==> inputs of cedar <==
// cpu_top_pipeline
module cpu_top_pipeline (
    input wire clk,
    input wire rst,
    output wire [7:0]  imem_addr,
    input  wire [15:0] imem_data,
    output wire [7:0]  dmem_addr,
    output wire [15:0] dmem_wdata,
    output wire        dmem_we,
    input  wire [15:0] dmem_rdata,
    output wire        halted
);
    wire [15:0] if_pc, if_instr;
    wire if_stall, if_flush;
    wire [15:0] id_pc, id_instr;
    wire [3:0] id_opcode, id_rd, id_rs1, id_rs2;
    wire [15:0] id_rs1_data, id_rs2_data, id_imm;
    wire id_reg_write, id_alu_src, id_mem_read, id_mem_write, id_mem_to_reg;
    wire id_branch, id_branch_ne, id_jump;
    wire [3:0] id_alu_op;
    wire id_halt, id_pc_write;
    wire [15:0] ex1_pc, ex1_rs1_data, ex1_rs2_data, ex1_imm;
    wire [3:0] ex1_rd, ex1_rs1, ex1_rs2, ex1_alu_op;
    wire ex1_reg_write, ex1_alu_src, ex1_mem_read, ex1_mem_write, ex1_mem_to_reg;
    wire ex1_branch, ex1_branch_ne;
    wire [15:0] ex1_alu_result, ex1_branch_target;
    wire ex1_zero;
    wire [1:0] forward_a, forward_b;
    wire [15:0] ex1_rs1_fwd, ex1_rs2_fwd;
    wire [15:0] ex2_alu_result, ex2_rs2_data, ex2_branch_target;
    wire [3:0] ex2_rd;
    wire ex2_reg_write, ex2_mem_read, ex2_mem_write, ex2_mem_to_reg;
    wire ex2_branch, ex2_branch_ne, ex2_zero;
  ...
export LEC_CHECK = 0
export CAP_MARGIN = 40
export CORE_ASPECT_RATIO = 1.74
export CORE_MARGIN = 6
export CORE_UTILIZATION = 19
export GPL_TIMING_DRIVEN = 0
export HOLD_SLACK_MARGIN = 0.18
export PLACE_DENSITY_LB_ADDON = 0.07
export SLEW_MARGIN = 30
create_clock -name core_clock -period 6.24 [get_ports {clk}]
run.sh (not shown) runs the stock make flow with config.mk's settings and CLKGATE_MAP_FILE=.
==> sierra: changes against cedar <==
- CAP_MARGIN: 40 -> 20
- CORE_ASPECT_RATIO: 1.74 -> not set
- CORE_MARGIN: 6 -> 2
- CORE_UTILIZATION: 19 -> 40
- GPL_TIMING_DRIVEN: 0 -> not set
- HOLD_SLACK_MARGIN: 0.18 -> not set
- PLACE_DENSITY: not set -> 0.6
- PLACE_DENSITY_LB_ADDON: 0.07 -> not set
- SLEW_MARGIN: 30 -> 20
==> flow/constraint.sdc (replaced) <==
create_clock -name core_clock -period 5.5 [get_ports {clk}]
set_input_delay 1.1000 -clock core_clock [delete_from_list [all_inputs] [get_ports {clk}]]
set_output_delay 1.1000 -clock core_clock [all_outputs]
set_load 0.01 [all_outputs]
==> results_slide.txt <==
Physical Implementation Snapshot

Setup path
  • Reg2Reg Setup Slack: 0.28 ns
  • CP Launch Point: u_mem_wb.rd[3]
  • Worst R2R Start: u_mem_wb.rd[3]
  • Worst Path Required: between 6 and 7 ns

Timing
  • Rel. slew slack: a little under a quarter
  • Post-route minimum period: around 5.2 ns

CTS
  • Total CTS buffers: between 50 and 60

Run status
  • Status: timing/DRC/antenna clean

Drt
  • DR pass1 iterations: 8

Global route
  • Pin count of the biggest net entering global routing: around 190

Placed design
  • Post-DP HPWL: approximately 52000 um

Layout
  • Final Core Density: 47.0%
  • Gate Area: 10900 sq um

Floorplan
  • Die Width: around 250 um
That was sierra.
==> results_slide.txt <==
Physical Implementation Snapshot

Run status
  • Status: timing/DRC/antenna clean

Placed design
  • Post-DP HPWL: roughly 100000 um

Setup path
  • CP Launch Point: u_id_ex.ex_rs2[1]
  • Worst Path Required: 6.78 ns
  • Reg2Reg Setup Slack: between 0.2 and 0.25 ns

Global route
  • Pin count of the biggest net entering global routing: 29

Timing
  • Post-route minimum period: about 6 ns
  • Rel. slew slack: 38.4%

Drt
  • DR pass1 iterations: 6

Floorplan
  • Die Width: around 280 um

Layout
  • Flip-flops: ~470
  • Final Core Density: 24.1%
  • Gate Area: 11100 sq um

Synthesis
  • Simple-Gate Fraction of Synth Area: around 15%
  • Synth top area share: roughly 50%

CTS
  • Total CTS buffers: 52
That was cedar.

---

==> exp/tundra <==
cpu_top_pipeline again, from the RTL that the note above started with.
==> flow/design.v (excerpt) <==
module cpu_top_pipeline (
    input wire clk,
    input wire rst,
    output wire [7:0]  imem_addr,
    input  wire [15:0] imem_data,
    output wire [7:0]  dmem_addr,
    output wire [15:0] dmem_wdata,
    output wire        dmem_we,
    input  wire [15:0] dmem_rdata,
    output wire        halted
);
export LEC_CHECK = 0
export CAP_MARGIN = 20
export CELL_PAD_IN_SITES_DETAIL_PLACEMENT = 1
export CELL_PAD_IN_SITES_GLOBAL_PLACEMENT = 3
export CORE_MARGIN = 9
export CORE_UTILIZATION = 51
export CTS_CLUSTER_DIAMETER = 99
export CTS_CLUSTER_SIZE = 94
export GPL_ROUTABILITY_DRIVEN = 0
export HOLD_SLACK_MARGIN = -0.07
export MAX_ROUTING_LAYER = met4
export MIN_ROUTING_LAYER = met2
export PLACE_DENSITY_LB_ADDON = 0.16
export SLEW_MARGIN = 20
export TNS_END_PERCENT = 45
create_clock -name core_clock -period 4.16 [get_ports {clk}]
==> exp/ember: changes against exp/tundra <==
ABC_AREA = 0   (was not set)
CAP_MARGIN = 30   (was 20)
CELL_PAD_IN_SITES_DETAIL_PLACEMENT = 2   (was 1)
CELL_PAD_IN_SITES_GLOBAL_PLACEMENT = 0   (was 3)
CORE_MARGIN = 2   (was 9)
CORE_UTILIZATION = 32   (was 51)
CTS_CLUSTER_DIAMETER = not set   (was 99)
CTS_CLUSTER_SIZE = 96   (was 94)
GPL_TIMING_DRIVEN = 0   (was not set)
HOLD_SLACK_MARGIN = not set   (was -0.07)
PLACE_DENSITY_LB_ADDON = 0.29   (was 0.16)
SLEW_MARGIN = 0   (was 20)
TNS_END_PERCENT = 75   (was 45)
==> flow/constraint.sdc (replaced) <==
create_clock -name core_clock -period 4.13 [get_ports {clk}]
set_input_delay 0.8260 -clock core_clock [delete_from_list [all_inputs] [get_ports {clk}]]
set_output_delay 0.8260 -clock core_clock [all_outputs]
set_load 0.01 [all_outputs]
==> exp/lagoon: changes against exp/tundra <==
CELL_PAD_IN_SITES_DETAIL_PLACEMENT = not set   (was 1)
CELL_PAD_IN_SITES_GLOBAL_PLACEMENT = not set   (was 3)
CORE_MARGIN = 2   (was 9)
CORE_UTILIZATION = 64   (was 51)
CTS_CLUSTER_DIAMETER = not set   (was 99)
CTS_CLUSTER_SIZE = not set   (was 94)
GPL_ROUTABILITY_DRIVEN = not set   (was 0)
HOLD_SLACK_MARGIN = not set   (was -0.07)
MAX_ROUTING_LAYER = not set   (was met4)
MIN_ROUTING_LAYER = not set   (was met2)
PLACE_DENSITY_LB_ADDON = not set   (was 0.16)
SETUP_SLACK_MARGIN = 0.97   (was not set)
TNS_END_PERCENT = not set   (was 45)
==> flow/constraint.sdc (replaced) <==
create_clock -name core_clock -period 3.7 [get_ports {clk}]
set_input_delay 0.7400 -clock core_clock [delete_from_list [all_inputs] [get_ports {clk}]]
set_output_delay 0.7400 -clock core_clock [all_outputs]
set_load 0.01 [all_outputs]
==> impl_metrics.py <==
# Auto-generated metrics
metrics = {
    "final_timing": {
        "fin_ws_ns": -1.04,
        "setup_viol": 14,
    },
    "final_layout": {
        "logic_area_um2": 12000,
    },
    "floorplan": {
        "fp-row-count": 70,
        "initCoreUtil_pct": 64.7,
        "core-area_um2": 36300,
        "fp.dieH_um": 196,
        "die_w_um": 196,
        "dieArea_um2": 38300,
    },
    "synthesis": {
        "simple_gate_share_pct": 14.6,
        "yosysSeqAreaShare_pct": 49.5,
    },
    "routing": {
        "wirelength_met1_um": 30800,
        "vias": 23200,
    },
    "outcome": {
        "status": "finished with violations",
        "so_faults": "negative setup slack",
    },
    "clock_network": {
        "cts_buffers": 48,
    },
}
# the run above: exp/lagoon

==> impl_metrics.py <==
# Generated from Yosys and OpenROAD reports
metrics = {
    "outcome": {
        "status": "aborted with a tool error",
        "lastStage": "global placement without I/O",
        "error_line": "[ERROR FLW-0024] Place density exceeds 1.0 (current PLACE_DENSITY_LB_ADDON =  0.16). Please check if the value of  PLACE_DENSITY_LB_ADDON is between 0 and 0.99.",
    },
    "floorplan": {
        "dieArea_um2": 54100,
        "core-area_um2": 45500,
        "die_w_um": 233,
        "fp.dieH_um": 233,
        "fp-row-count": 78,
        "initCoreUtil_pct": 51.7,
    },
    "synthesis": {
        "yosysSeqAreaShare_pct": 49.5,
        "simple_gate_share_pct": 14.6,
    },
}
# the run above: exp/tundra

==> impl_metrics.py <==
# Generated from Yosys and OpenROAD reports
metrics = {
    "clock_network": {
        "cts_buffers": 51,
    },
    "synthesis": {
        "simple_gate_share_pct": 14.6,
        "ys_warn_count": 13,
        "synthTopCellsByArea": "dfrtp_1 50%, a21oi_1 6.3%, nor2_1 5.8%",
    },
    "floorplan": {
        "dieArea_um2": 75600,
        "fp-row-count": 99,
        "die_w_um": 275,
        "core-area_um2": 72800,
        "initCoreUtil_pct": 32.3,
        "fp.dieH_um": 275,
    },
    "outcome": {
        "lastStage": "global routing",
        "error_line": "[ERROR GRT-0116] Global routing finished with congestion. Check the congestion regions in the DRC Viewer.",
        "status": "aborted with a tool error",
    },
    "global_routing": {
        "use_met3_pct": 88.1,
    },
}
# the run above: exp/ember

